==> job 1641: inputs <==
## a_filter_approx
module a_filter_approx(
    input [31:0] x_in,
    input clk,
    input [5:0] reset,
    output [31:0] y_out);
Settings: LEC_CHECK=0, ABC_AREA=1, CAP_MARGIN=20, CORE_MARGIN=2, CORE_UTILIZATION=72, CTS_CLUSTER_DIAMETER=392, CTS_CLUSTER_SIZE=96, PLACE_DENSITY=0.39, SLEW_MARGIN=20; clock period 5.94 ns.
run.sh (not shown) runs the stock make flow with config.mk's settings and CLKGATE_MAP_FILE=.
==> job 928: changes against job 1641 <==
==> flow/config.mk (replaced) <==
export PLATFORM = sky130hd
export DESIGN_NAME = a_filter_approx
export DESIGN_NICKNAME = a_filter_approx
export VERILOG_FILES = /design/flow/design.v
export SDC_FILE = /design/flow/constraint.sdc
export NUM_CORES = 4
export LEC_CHECK = 0
export CAP_MARGIN = 20
export CORE_MARGIN = 2
export CORE_UTILIZATION = 40
export SLEW_MARGIN = 20
==> flow/constraint.sdc (replaced) <==
create_clock -name core_clock -period 9.35 [get_ports {clk}]
set_input_delay 1.8700 -clock core_clock [delete_from_list [all_inputs] [get_ports {clk}]]
set_output_delay 1.8700 -clock core_clock [all_outputs]
set_load 0.01 [all_outputs]
==> job 3652: changes against job 1641 <==
==> flow/config.mk (replaced) <==
export PLATFORM = sky130hd
export DESIGN_NAME = a_filter_approx
export DESIGN_NICKNAME = a_filter_approx
export VERILOG_FILES = /design/flow/design.v
export SDC_FILE = /design/flow/constraint.sdc
export NUM_CORES = 4
export LEC_CHECK = 0
export CAP_MARGIN = 20
export CORE_MARGIN = 2
export CORE_UTILIZATION = 72
export PLACE_DENSITY_LB_ADDON = 0.21
export SETUP_SLACK_MARGIN = 2.35
export SLEW_MARGIN = 20
==> flow/constraint.sdc (replaced) <==
create_clock -name core_clock -period 7.88 [get_ports {clk}]
set_input_delay 1.5760 -clock core_clock [delete_from_list [all_inputs] [get_ports {clk}]]
set_output_delay 1.5760 -clock core_clock [all_outputs]
set_load 0.01 [all_outputs]
==> results <==
| item | job 3652 | job 928 | job 1641 |
|---|---|---|---|
| Result of the run | failed layout checks | timing/DRC/antenna clean | aborted with a tool error |
| Stage where the flow stopped | - | - | global routing (5_1_grt) |
| Reasons for failing layout checks | negative setup slack | - | - |
| Routed metal-1 wirelength | 46.2 mm | 42.8 mm | - |
| Fill cell total of the finished layout | 2791 | 10893 | - |
| Critical path origin | sixth_stage.Samples_out[11]$_SDFF_PP0_ | sixth_stage.Samples_out[5]$_SDFF_PP0_ | - |
| Total iterations of the first detailed-routing run | 7 | 5 | - |
| Nets in the synthesized netlist | 6024 | 6024 | 7970 |
| Via count of the routed design | 37669 | 32296 | - |
| Minimum setup slack after placement | 0.412 ns | 1.03 ns | -0.433 ns |
| Sum Neg Setup Slack | -0.185 ns | 0 ns | - |
| Chip Area | 62800 um2 | 112000 um2 | 72400 um2 |
| Final standard cell utilization of the core | 0.878 | 0.444 | - |
| Synth Cell Area | 43800 um2 | 43800 um2 | 50600 um2 |
| Flip-flop and latch area | 11000 um2 | 10900 um2 | - |
| Total number of multi-input combinational cells | 3489 | 3489 | - |
| Fraction of synthesized cell area taken by the top area cell type | 0.249 | 0.249 | 0.215 |
| Simple share | 0.127 | 0.127 | 0.204 |
| Type of the worst setup path | reg -> out | reg -> out | - |
| Die x size | 251 um | 335 um | 269 um |
| End of the worst register-to-register path | second_stage.Samples_out[30]$_SDFF_PP0_ | fifth_stage.Samples_out[31]$_SDFF_PP0_ | - |
| Tally of clock buffers in the finished layout | 70 | 85 | - |
| Detailed-placement wirelength estimate | 74.9 mm | 74.6 mm | 126 mm |
| MaxCap Viol Count | 0 | 0 | - |


==> v28 <==
a_filter_approx again, from the RTL that the note above started with.
clock: 14.5 ns
lec_check: 0
cap_margin: 25
core_margin: 2
core_utilization: 40
cts_cluster_diameter: 386
min_routing_layer: met2
slew_margin: 20
tns_end_percent: 60
==> v23 (differences from v28) <==
- ABC_AREA: not set -> 1
- CELL_PAD_IN_SITES_DETAIL_PLACEMENT: not set -> 1
- GPL_ROUTABILITY_DRIVEN: not set -> 1
- GPL_TIMING_DRIVEN: not set -> 1
- HOLD_SLACK_MARGIN: not set -> 0.22
- MIN_ROUTING_LAYER: met2 -> met1
- PLACE_DENSITY_LB_ADDON: not set -> 0.1
- SETUP_SLACK_MARGIN: not set -> 3.09
- TNS_END_PERCENT: 60 -> 65
==> v32 (differences from v28) <==
- ABC_AREA: not set -> 1
- CAP_MARGIN: 25 -> 15
- CORE_UTILIZATION: 40 -> 72
- CTS_CLUSTER_DIAMETER: 386 -> not set
- MIN_ROUTING_LAYER: met2 -> not set
- SETUP_SLACK_MARGIN: not set -> -0.5
- TNS_END_PERCENT: 60 -> 10
==> flow/constraint.sdc (replaced) <==
create_clock -name core_clock -period 5.68 [get_ports {clk}]
set_input_delay 1.1360 -clock core_clock [delete_from_list [all_inputs] [get_ports {clk}]]
set_output_delay 1.1360 -clock core_clock [all_outputs]
set_load 0.01 [all_outputs]
==> results <==
- In v28 the first-iteration DRC count is higher than in v23, by about 110%.
- v23 completed with no timing, DRC or antenna violations. v32 stopped in global routing (5_1_grt), error ODB-0269. v28 produced a clean layout.
- Sequential share of layout area: v23 is lower than v28 (3.0 points).
- In v28 the area after synthesis is smaller than in v23, by about 14%.
- Of v23 and v28, v23 has the higher worst setup slack (gap 1.1 ns).
- In v28 the non-clock buffer count is lower than in v23, by 1.
- In v23 the die size is larger than in v32, by 79%.
- Cell area: v23 is higher than v28 (15%).


==> inputs of 09-16 <==
Starting RTL as in the previous note.
==> flow/config.mk <==
export PLATFORM = sky130hd
export DESIGN_NAME = a_filter_approx
export DESIGN_NICKNAME = a_filter_approx
export VERILOG_FILES = /design/flow/design.v
export SDC_FILE = /design/flow/constraint.sdc
export NUM_CORES = 4
export LEC_CHECK = 0
export CAP_MARGIN = 25
export CORE_MARGIN = 2
export CORE_UTILIZATION = 40
export CTS_CLUSTER_DIAMETER = 386
export GPL_ROUTABILITY_DRIVEN = 0
export GPL_TIMING_DRIVEN = 0
export MIN_ROUTING_LAYER = met2
export SLEW_MARGIN = 20
export TNS_END_PERCENT = 65
==> flow/constraint.sdc <==
create_clock -name core_clock -period 14.5 [get_ports {clk}]
set_input_delay 2.9000 -clock core_clock [delete_from_list [all_inputs] [get_ports {clk}]]
set_output_delay 2.9000 -clock core_clock [all_outputs]
set_load 0.01 [all_outputs]
==> 07-10 (differences from 09-16) <==
- CAP_MARGIN: 25 -> 20
- CORE_UTILIZATION: 40 -> 72
- CTS_CLUSTER_DIAMETER: 386 -> unset
- GPL_ROUTABILITY_DRIVEN: 0 -> unset
- GPL_TIMING_DRIVEN: 0 -> unset
- MIN_ROUTING_LAYER: met2 -> unset
- PLACE_DENSITY: unset -> 0.35
- SETUP_SLACK_MARGIN: unset -> 2.08
- TNS_END_PERCENT: 65 -> unset
==> flow/constraint.sdc (replaced) <==
create_clock -name core_clock -period 7.25 [get_ports {clk}]
set_input_delay 1.4500 -clock core_clock [delete_from_list [all_inputs] [get_ports {clk}]]
set_output_delay 1.4500 -clock core_clock [all_outputs]
set_load 0.01 [all_outputs]
==> 12-12 (differences from 09-16) <==
- ABC_AREA: unset -> 1
- CAP_MARGIN: 25 -> 20
- CORE_UTILIZATION: 40 -> 72
- CTS_CLUSTER_DIAMETER: 386 -> 358
- GPL_ROUTABILITY_DRIVEN: 0 -> unset
- GPL_TIMING_DRIVEN: 0 -> unset
- MIN_ROUTING_LAYER: met2 -> unset
- TNS_END_PERCENT: 65 -> unset
==> flow/constraint.sdc (replaced) <==
create_clock -name core_clock -period 5.55 [get_ports {clk}]
set_input_delay 1.1100 -clock core_clock [delete_from_list [all_inputs] [get_ports {clk}]]
set_output_delay 1.1100 -clock core_clock [all_outputs]
set_load 0.01 [all_outputs]
==> out/summary.txt <==
status: finished clean
Worst slew margin: 28.30%
Leading cell kind: combinational gates
worst path buffer plus inverter count: 4
vias in the first global route: 48630
Iteration-0 DRC Markers: 6213
Syn-to-layout area delta: 10.95%
met2 Resource Use GR: 33.33%
fin area: 48550 µm²
Setup CP Type: flip-flop to primary output
That was 09-16.
==> out/summary.txt <==
ys cells: 6994
met2 Resource Use GR: 79.86%
status: did not finish
Exit stage: global routing (5_1_grt)
dpl ws: -0.7421 ns
I/O pin total: 71
error message: [ERROR GRT-0116] Global routing finished with congestion. Check the congestion regions in the DRC Viewer.
That was 12-12.
==> out/summary.txt <==
status: failed layout checks
Layout Check Failures: setup timing
met2 Resource Use GR: 60.97%
fin area: 53100 µm²
vias in the first global route: 36060
Worst slew margin: 26.53%
count of final setup violators: 17
final worst slack: -0.5658 ns
That was 07-10.


==> inputs of job 7112 <==
Starting RTL as in the previous note.
make LEC_CHECK=0 ABC_AREA=1 CAP_MARGIN=20 CORE_MARGIN=2 CORE_UTILIZATION=65 CTS_CLUSTER_SIZE=85 PLACE_DENSITY_LB_ADDON=0.08 SETUP_SLACK_MARGIN=1.55 SLEW_MARGIN=20 finish   # period 5.35 ns
==> job 3929 (differences from job 7112) <==
ABC_AREA = not set   (was 1)
CORE_UTILIZATION = 72   (was 65)
CTS_CLUSTER_DIAMETER = 230   (was not set)
CTS_CLUSTER_SIZE = not set   (was 85)
PLACE_DENSITY_LB_ADDON = 0.21   (was 0.08)
SETUP_SLACK_MARGIN = not set   (was 1.55)
==> flow/constraint.sdc (replaced) <==
create_clock -name core_clock -period 6.6 [get_ports {clk}]
set_input_delay 1.3200 -clock core_clock [delete_from_list [all_inputs] [get_ports {clk}]]
set_output_delay 1.3200 -clock core_clock [all_outputs]
set_load 0.01 [all_outputs]
==> job 9780 (differences from job 7112) <==
ABC_AREA = not set   (was 1)
CORE_UTILIZATION = 72   (was 65)
CTS_CLUSTER_SIZE = not set   (was 85)
PLACE_DENSITY = 0.35   (was not set)
PLACE_DENSITY_LB_ADDON = not set   (was 0.08)
SETUP_SLACK_MARGIN = 2.31   (was 1.55)
==> flow/constraint.sdc (replaced) <==
create_clock -name core_clock -period 7.88 [get_ports {clk}]
set_input_delay 1.5760 -clock core_clock [delete_from_list [all_inputs] [get_ports {clk}]]
set_output_delay 1.5760 -clock core_clock [all_outputs]
set_load 0.01 [all_outputs]
==> job 4594 (differences from job 7112) <==
ABC_AREA = not set   (was 1)
CORE_UTILIZATION = 40   (was 65)
CTS_CLUSTER_SIZE = not set   (was 85)
PLACE_DENSITY_LB_ADDON = not set   (was 0.08)
SETUP_SLACK_MARGIN = 0.4   (was 1.55)
==> flow/constraint.sdc (replaced) <==
create_clock -name core_clock -period 9.35 [get_ports {clk}]
set_input_delay 1.8700 -clock core_clock [delete_from_list [all_inputs] [get_ports {clk}]]
set_output_delay 1.8700 -clock core_clock [all_outputs]
set_load 0.01 [all_outputs]
==> comparison <==
Job 7112 did not get past global routing (5_1_grt) with GRT-0232. Job 3929 produced a layout that fails on setup timing. Job 9780 finished with setup timing left. Job 4594 finished clean. Die area is the same in job 3929 and job 9780. Via count: job 4594 < job 9780 < job 3929. Worst setup slack: job 3929 is worse than job 9780 (2.3 ns). Register-to-register slack: job 3929 < job 9780 < job 4594.
